Setup of v15:
// ieee754multiplier
module ieee754multiplier (
    input logic clk, rst_n,
    input logic [31:0] a_i,
    input logic [31:0] b_i,
    input logic start_i,
    output logic done_o,
    output logic nan_o,
    output logic inifinit_o,
    output logic overflow_o,
    output logic underflow_o,
    output logic [31:0] product_o
);
For scale: roughly 2700 cells after synthesis, roughly 140 flip-flops, about 25000 um2 of cells after synthesis.
clock: 9.0 ns
lec_check: 0
cap_margin: 0
core_aspect_ratio: 0.5
core_margin: 7
core_utilization: 50
hold_slack_margin: 0.3
setup_slack_margin: -0.89
slew_margin: 20
tns_end_percent: 15
run.sh (not shown) runs the stock make flow with config.mk's settings and CLKGATE_MAP_FILE=.
> inputs changed (v15 -> v11)
- HOLD_SLACK_MARGIN removed (was 0.3)
- PLACE_DENSITY_LB_ADDON newly set to 0.23
- CORE_UTILIZATION changed from 50 to 72
- SETUP_SLACK_MARGIN removed (was -0.89)
## What came out
In v11 relative to v15, number of signal-net buffers in the layout had gone down by a few percent. | number of buffers and inverters on the critical path | higher: v11 |. Higher met3 track utilization from global routing goes to v11 over v15. v11 went all the way through synthesis, placement and routing and the layout is clean on timing, DRC and antenna. Relative to v15, transition time of the tightest slew-check pin has decreased by 0.0059 ns in v11. Detailed-route DRC error count essentially unchanged between v11 and v15. Reported for v11 and v15, simple-gate share of the synthesized area turned out identical to the last digit. Looking at non-filler instance count after layout across v11 and v15, the one that comes out higher is v15. Looking at total global-route track usage, v11 sits 10 points higher than v15 does. Compared with v15, v11 ends up with a smaller final cell area.
## Diff of input files: v45 against v11
- GPL_TIMING_DRIVEN: unset -> 1
- TNS_END_PERCENT: 15 -> 35
- CORE_ASPECT_RATIO: 0.5 -> unset
- CAP_MARGIN: 0 -> 20
- PLACE_DENSITY_LB_ADDON: 0.23 -> unset
- ABC_AREA: unset -> 1
- CORE_MARGIN: 7 -> 2
- SETUP_SLACK_MARGIN: unset -> 1.76
- GPL_ROUTABILITY_DRIVEN: unset -> 0
- CELL_PAD_IN_SITES_DETAIL_PLACEMENT: unset -> 1
- CORE_UTILIZATION: 72 -> 25
Results
Going from v11 to v45, utilization decreased 52 points, count of filler cells inserted in the layout picked up an extra about 500%.
Going from v11 to v45, maximum frequency grows by 19%.
Looking at actual slew at the worst max-slew pin, v45 sits 0.14 ns below v11.
Compared with v11, in v45 wire length rose about 24%; die area higher.


ieee754multiplier again, from the RTL that the note above started with.
clock: 8.62 ns
lec_check: 0
abc_area: 1
cap_margin: 40
cell_pad_in_sites_detail_placement: 2
cell_pad_in_sites_global_placement: 2
core_aspect_ratio: 0.93
core_margin: 2
core_utilization: 32
cts_cluster_diameter: 88
cts_cluster_size: 69
gpl_routability_driven: 0
gpl_timing_driven: 1
max_routing_layer: met4
place_density: 0.48
setup_slack_margin: 1.16
slew_margin: 10
tns_end_percent: 55
Next try:
Settings changed: ABC_AREA 1 to default, CAP_MARGIN 40 to 0, CELL_PAD_IN_SITES_DETAIL_PLACEMENT 2 to default, CELL_PAD_IN_SITES_GLOBAL_PLACEMENT 2 to default, CORE_ASPECT_RATIO 0.93 to default, CORE_UTILIZATION 32 to 72, CTS_CLUSTER_DIAMETER 88 to default, CTS_CLUSTER_SIZE 69 to default, GPL_ROUTABILITY_DRIVEN 0 to default, GPL_TIMING_DRIVEN 1 to default, MAX_ROUTING_LAYER met4 to default, PLACE_DENSITY 0.48 to default, SETUP_SLACK_MARGIN 1.16 to default, SLEW_MARGIN 10 to 20, TNS_END_PERCENT 55 to default.
Clock period 8.62 ns to 6.22 ns, I/O delays scaled along.
What happened:
- Now the flow finished but failed the layout checks on setup timing
- non-clock buffer count grows by 291
- via count grows by 1.6%
- sequential share of layout area shrinks by 0.30 points
- cell area grows by 3.3%
Next try:
Settings changed: ABC_AREA from default to 1, CAP_MARGIN 0 to 20, SETUP_SLACK_MARGIN from default to 0.44, TNS_END_PERCENT from default to 5.
Clock period 6.22 ns to 5.04 ns, I/O delays scaled along.
The changed run never finished: it broke off in global routing (5_1_grt).
Area after synthesis came out higher by 7.1%.
Synthesized cell count came out higher by 32%.
Die size came out higher by 6.9%.


lane 1:
ieee754multiplier again, from the RTL that the note above started with.
export LEC_CHECK = 0
export CAP_MARGIN = 15
export CORE_ASPECT_RATIO = 0.92
export CORE_MARGIN = 2
export CORE_UTILIZATION = 72
export CTS_CLUSTER_SIZE = 36
export HOLD_SLACK_MARGIN = -0.1
export SETUP_SLACK_MARGIN = -0.17
export SLEW_MARGIN = 20
export TNS_END_PERCENT = 45
create_clock -name core_clock -period 6.8 [get_ports {clk}]
Lane 1 had finished all stages when the layout checks came back failing, citing negative setup slack.
Inputs modified between lane 1 and lane 2:
--- a/flow/config.mk
+++ b/flow/config.mk
@@ -7,10 +7,8 @@
 export LEC_CHECK = 0
+export ABC_AREA = 1
 export CAP_MARGIN = 15
-export CORE_ASPECT_RATIO = 0.92
 export CORE_MARGIN = 2
 export CORE_UTILIZATION = 72
-export CTS_CLUSTER_SIZE = 36
-export HOLD_SLACK_MARGIN = -0.1
-export SETUP_SLACK_MARGIN = -0.17
+export CTS_CLUSTER_SIZE = 10
+export SETUP_SLACK_MARGIN = 0.58
 export SLEW_MARGIN = 20
-export TNS_END_PERCENT = 45
==> flow/constraint.sdc <==
create_clock -name core_clock -period 8.2 [get_ports {clk}]
set_input_delay 1.6400 -clock core_clock [delete_from_list [all_inputs] [get_ports {clk}]]
set_output_delay 1.6400 -clock core_clock [all_outputs]
set_load 0.01 [all_outputs]
--- outcome ---
Lane 2 | status: complete | timing, DRC, antenna: pass. Delta (lane 2 minus lane 1): synthesized cell area climbed 7.1%, area of all placed cells without fillers dropped 1400 µm². Relative to lane 1, minimum setup slack after placement has increased by 1.18 ns in lane 2. Lane 1 vs lane 2, capturing instance or port of the critical path: exponent_hi_r[1] vs product_r[7].
What lane 3 does differently from lane 2 at the input level:
--- a/flow/config.mk
+++ b/flow/config.mk
@@ -7,8 +7,5 @@
 export LEC_CHECK = 0
-export ABC_AREA = 1
-export CAP_MARGIN = 15
+export CAP_MARGIN = 20
 export CORE_MARGIN = 2
-export CORE_UTILIZATION = 72
-export CTS_CLUSTER_SIZE = 10
-export SETUP_SLACK_MARGIN = 0.58
+export CORE_UTILIZATION = 66
 export SLEW_MARGIN = 20
==> flow/constraint.sdc <==
create_clock -name core_clock -period 7.4 [get_ports {clk}]
set_input_delay 1.4800 -clock core_clock [delete_from_list [all_inputs] [get_ports {clk}]]
set_output_delay 1.4800 -clock core_clock [all_outputs]
set_load 0.01 [all_outputs]
Findings:
Higher wire length reported by the detailed router goes to lane 2 over lane 3. Lane 3 against lane 2: post-cts gate resize count +2. Side by side, clock skew turned out higher in lane 3 than in lane 2. The total cells reported by yosys after synthesis of lane 3 falls short of that of lane 2 by 872. For the final instance count without filler cells, lane 3 came in 715 lower than lane 2 did. Looking at critical path depth, lane 3 sits below lane 2. Final weighted congestion in routability-driven placement (lane 3 / lane 2): 0.913. The core of lane 3 is less densely filled than that of lane 2.
> inputs changed (lane 3 -> lane 4)
--- a/flow/config.mk
+++ b/flow/config.mk
@@ -7,5 +7,6 @@
 export LEC_CHECK = 0
-export CAP_MARGIN = 20
+export CAP_MARGIN = 40
 export CORE_MARGIN = 2
-export CORE_UTILIZATION = 66
+export CORE_UTILIZATION = 72
+export CTS_CLUSTER_DIAMETER = 258
 export SLEW_MARGIN = 20
==> flow/constraint.sdc <==
create_clock -name core_clock -period 6.22 [get_ports {clk}]
set_input_delay 1.2440 -clock core_clock [delete_from_list [all_inputs] [get_ports {clk}]]
set_output_delay 1.2440 -clock core_clock [all_outputs]
set_load 0.01 [all_outputs]
## What came out
Lane 3 | stages: all done | timing, DRC, antenna: all pass. Lane 4 finished all stages; layout check result: FAIL, due to negative setup slack. Summary of lane 4 over lane 3: initial antenna violation count +5; total negative slack for setup checks went down; global-route wire length before repair shows an increase of about 15%; fraction of the cycle the final worst path needs went up 23 points. The run with more routed wire is lane 4, not lane 3. The end point of the critical path comes out product_r[16] in one run and product_r[29] in the other, namely in lane 3 and lane 4 respectively. The critical path depth in cells number comes out lower for lane 3 vs lane 4.


Setup of north:
The RTL this note starts from:
==> flow/design.v <==
module ieee754multiplier (
    input logic clk, rst_n,
    input logic [31:0] a_i,
    input logic [31:0] b_i,
    input logic start_i,
    output logic done_o,
    output logic nan_o,
    output logic inifinit_o,
    output logic overflow_o,
    output logic underflow_o,
    output logic [31:0] product_o
);
typedef enum logic[1:0] {
    INITIAL_STATE = 2'b00,
    MULTIPLY_STEP = 2'b01,
    RESULT_VERIFICATION_STEP = 2'b10,
    DONE = 2'b11
} MULTIPLIER_FSM_STATE;
MULTIPLIER_FSM_STATE current_state;
logic [31:0] a_r, b_r;  
logic signal_a, signal_b;
logic [7:0] exponent_a, exponent_b;
logic [23:0] mantissa_a, mantissa_b;  
logic [47:0] mantissa_temp;
logic [9:0] exponent_temp;
logic [31:0] product_r;      
logic [1:0]  exponent_hi_r;  
always_comb begin : MULTIPLIER_COMB_BLOCK
    signal_a = a_r[31];  
    signal_b = b_r[31];  
    exponent_a = a_r[30:23];  
    exponent_b = b_r[30:23];  
    mantissa_a[23] = 1;
    mantissa_a[22:0] = a_r[22:0];   
    mantissa_b[23] = 1;
    mantissa_b[22:0] = b_r[22:0];   
    if (mantissa_a[22-:23] == 0 || mantissa_b[22-:23] == 0) begin  
        mantissa_temp = 0;  
        exponent_temp = 0;  
    end else begin
        mantissa_temp = mantissa_a * mantissa_b;  
        exponent_temp = exponent_a + exponent_b - 127;  
        if (mantissa_temp[47] == 1) begin  
            mantissa_temp = mantissa_temp >> 1;  
            exponent_temp = exponent_temp + 1;  
        end
    end
end
always_ff @(posedge clk, negedge rst_n) begin : MULTIPLIER_FF_BLOCK
    if(!rst_n) begin
        current_state <= INITIAL_STATE;
        a_r <= 32'b0;
        b_r <= 32'b0;
        product_r <= 32'b0;
        exponent_hi_r <= 2'b0;
        done_o <= 1'b0;
        nan_o <= 1'b0;
        inifinit_o <= 1'b0;
        overflow_o <= 1'b0;
        underflow_o <= 1'b0;
        product_o <= 32'b0;
    end else begin
        case (current_state)
            INITIAL_STATE, DONE: begin
                done_o <= 1'b0;
                if (start_i) begin
                    a_r <= a_i;
                    b_r <= b_i;
                    current_state <= MULTIPLY_STEP;
                end else begin
                    current_state <= INITIAL_STATE;
                end
            end
            MULTIPLY_STEP: begin
                product_r[31] <= signal_a ^ signal_b;  
                product_r[30:23] <= exponent_temp[7:0];  
                product_r[22:0] <= mantissa_temp[45:23];  
                exponent_hi_r <= exponent_temp[9:8];
                current_state <= RESULT_VERIFICATION_STEP;
            end
            RESULT_VERIFICATION_STEP: begin
                nan_o <= 1'b0;
                inifinit_o <= 1'b0;
                overflow_o <= 1'b0;
                underflow_o <= 1'b0;
                product_o <= product_r;
                if (product_r[30:23] == 8'hFF && product_r[22:0] != 23'b00) begin
                    nan_o <= 1'b1;
                    product_o <= 32'b00;
                end else if (product_r[30:23] == 8'b11111111 && product_r[22:0] == 23'b0) begin
                    inifinit_o <= 1'b1;
                end else if (exponent_hi_r[0] == 1'b1 || exponent_hi_r[1] == 1'b1) begin
                    overflow_o <= 1'b1;
                    product_o <= 32'h7FFFFFFF;
                end else if (product_r[30:23] == 8'b00000000) begin
                    underflow_o <= 1'b1;
                    product_o <= 32'b00;
                end
                done_o <= 1'b1;
                current_state <= DONE;
            end
        endcase
    end
end
endmodule
Settings: LEC_CHECK=0, CAP_MARGIN=5, CORE_MARGIN=2, CORE_UTILIZATION=69, PLACE_DENSITY=0.38, SLEW_MARGIN=20, TNS_END_PERCENT=10; clock period 6.32 ns.
[north] flow finished | final checks: failed | reasons: negative setup slack
Edits applied to the flow inputs when going from north to south:
Settings: setting PLACE_DENSITY_LB_ADDON to 0.0 for the first time; setting SETUP_SLACK_MARGIN to 1.89 for the first time; changing CORE_UTILIZATION from 69 to 72; removing PLACE_DENSITY (formerly 0.38); setting CTS_CLUSTER_SIZE to 10 for the first time; setting ABC_AREA to 1 for the first time.
## What came out
Compared to north, south has number of cells in Yosys stat 32% higher. Of north and south, the lower area fraction in mux cells belongs to south. Summary: with north as the reference, yosys synthesis chip area in south moved up by a little under 10%. south: aborted in global routing (5_1_grt) (tool error).
The inputs of east differ from those of south as listed below.
Settings: putting HOLD_SLACK_MARGIN at -0.09 where nothing was set; clearing TNS_END_PERCENT, which used to be 10; swapping 1.89 for 1.0 in SETUP_SLACK_MARGIN; putting CORE_ASPECT_RATIO at 0.93 where nothing was set; clearing PLACE_DENSITY_LB_ADDON, which used to be 0.0; swapping 5 for 15 in CAP_MARGIN; swapping 6.32 for 8.2 in the clock period (ns, I/O delays scaled along).
Findings:
east | status: complete | timing, DRC, antenna: pass. Synthesized area came out exactly the same in east and south. Going from south to east, the starting density of the core was found to have gone up by 0.61 points. east vs south: half-perimeter wire length of the detailed placement result down in east. [east] core box area fell 0.83% relative to south. Post-cts repair resize count of east falls short of that of south by more than half. On H-tree depth, east and south are basically level. Compare east and south | placed cell count higher: south. Placement-stage cell area, east vs south: down by a few percent. east and south ended up with roughly the same die area. Cmp east vs south: pre-CTS setup slack higher in east. In the tables for east and south, die span in y reads lower with east.
Relative to east, the following input files were edited for west:
Settings: a change of SETUP_SLACK_MARGIN from 1.0 to 2.23; a change of CORE_ASPECT_RATIO from 0.93 to 0.72; an added TNS_END_PERCENT of 5; a deleted HOLD_SLACK_MARGIN that had been -0.09.
Results
- west did not finish: a tool error stopped it during global routing (5_1_grt).
- Changes observed in west relative to east: area after synthesis shows no meaningful change; chip height shows a reduction of 12%; placed cell count shows no meaningful change; weighted congestion reported at the end of routability-driven placement shows an increase of about 2%; fraction of the core area occupied by cells at floorplan shows no meaningful change.
- Per the comparison of west with east, buffers inserted during post-CTS setup optimization rose by 115; half-perimeter wire length after detailed placement rose by 3.8%.
- In the flow results for east and west, the site row count is larger on east.
- The total die size was comparable across east and west.


RTL: the design.v shown in full above, as it stands there.
make LEC_CHECK=0 ABC_AREA=1 CAP_MARGIN=20 CORE_MARGIN=2 CORE_UTILIZATION=72 CTS_CLUSTER_DIAMETER=372 CTS_CLUSTER_SIZE=100 PLACE_DENSITY=0.39 SETUP_SLACK_MARGIN=0.59 SLEW_MARGIN=20 finish   # period 4.88 ns
The starting point finished with setup timing left.
Rerun with:
ABC_AREA = not set   (was 1)
CORE_ASPECT_RATIO = 0.5   (was not set)
CTS_CLUSTER_DIAMETER = 154   (was 372)
PLACE_DENSITY = not set   (was 0.39)
SETUP_SLACK_MARGIN = not set   (was 0.59)
clock period = 9.0 ns   (was 4.88 ns; I/O delays follow)
This time the run went through all stages and came out clean.
Cell count drops by a quarter to a third.
Setup slack gets better by 3.1 ns.
Hold slack gains 0.0095 ns.
Non-clock buffer count decreases by 291.
Die area goes down by a few percent.
Via count drops by a quarter to a third.
Count of clock-buffer cells in the layout is unchanged.
Wire length went down by well over a third.
Rerun with:
ABC_AREA = 1   (was not set)
CELL_PAD_IN_SITES_DETAIL_PLACEMENT = 1   (was not set)
CORE_ASPECT_RATIO = 1.21   (was 0.5)
CORE_UTILIZATION = 42   (was 72)
CTS_CLUSTER_DIAMETER = 189   (was 154)
CTS_CLUSTER_SIZE = not set   (was 100)
GPL_ROUTABILITY_DRIVEN = 0   (was not set)
GPL_TIMING_DRIVEN = 1   (was not set)
SETUP_SLACK_MARGIN = -0.8   (was not set)
TNS_END_PERCENT = 35   (was not set)
Outcome: The new run passed the timing, DRC and antenna checks. Count of clock-buffer cells in the layout decreases by 1. Die size went up by 81%. Hold slack gets worse by 0.0085 ns. Setup slack gains 0.84 ns. Routed wire length grows by 19%.
Rerun with:
ABC_AREA = not set   (was 1)
CELL_PAD_IN_SITES_DETAIL_PLACEMENT = not set   (was 1)
CORE_ASPECT_RATIO = not set   (was 1.21)
CORE_UTILIZATION = 50   (was 42)
CTS_CLUSTER_DIAMETER = not set   (was 189)
GPL_ROUTABILITY_DRIVEN = not set   (was 0)
GPL_TIMING_DRIVEN = not set   (was 1)
SETUP_SLACK_MARGIN = not set   (was -0.8)
TNS_END_PERCENT = not set   (was 35)
clock period = 8.35 ns   (was 9.0 ns; I/O delays follow)
Result:
- The changed run ran to the end with no violations
- clock skew increases by 0.0035 ns
- clock-buffer cell count falls by 1
- via count is lower by about 17%
- synthesized area fell by about 6.6%
- worst hold slack is about the same
- routed wire length goes down by about 13%
- global-route usage climbs by 2.8 points
- utilization rises by 10 points
- setup slack is worse by 1.1 ns
- fmax went down by about 5%
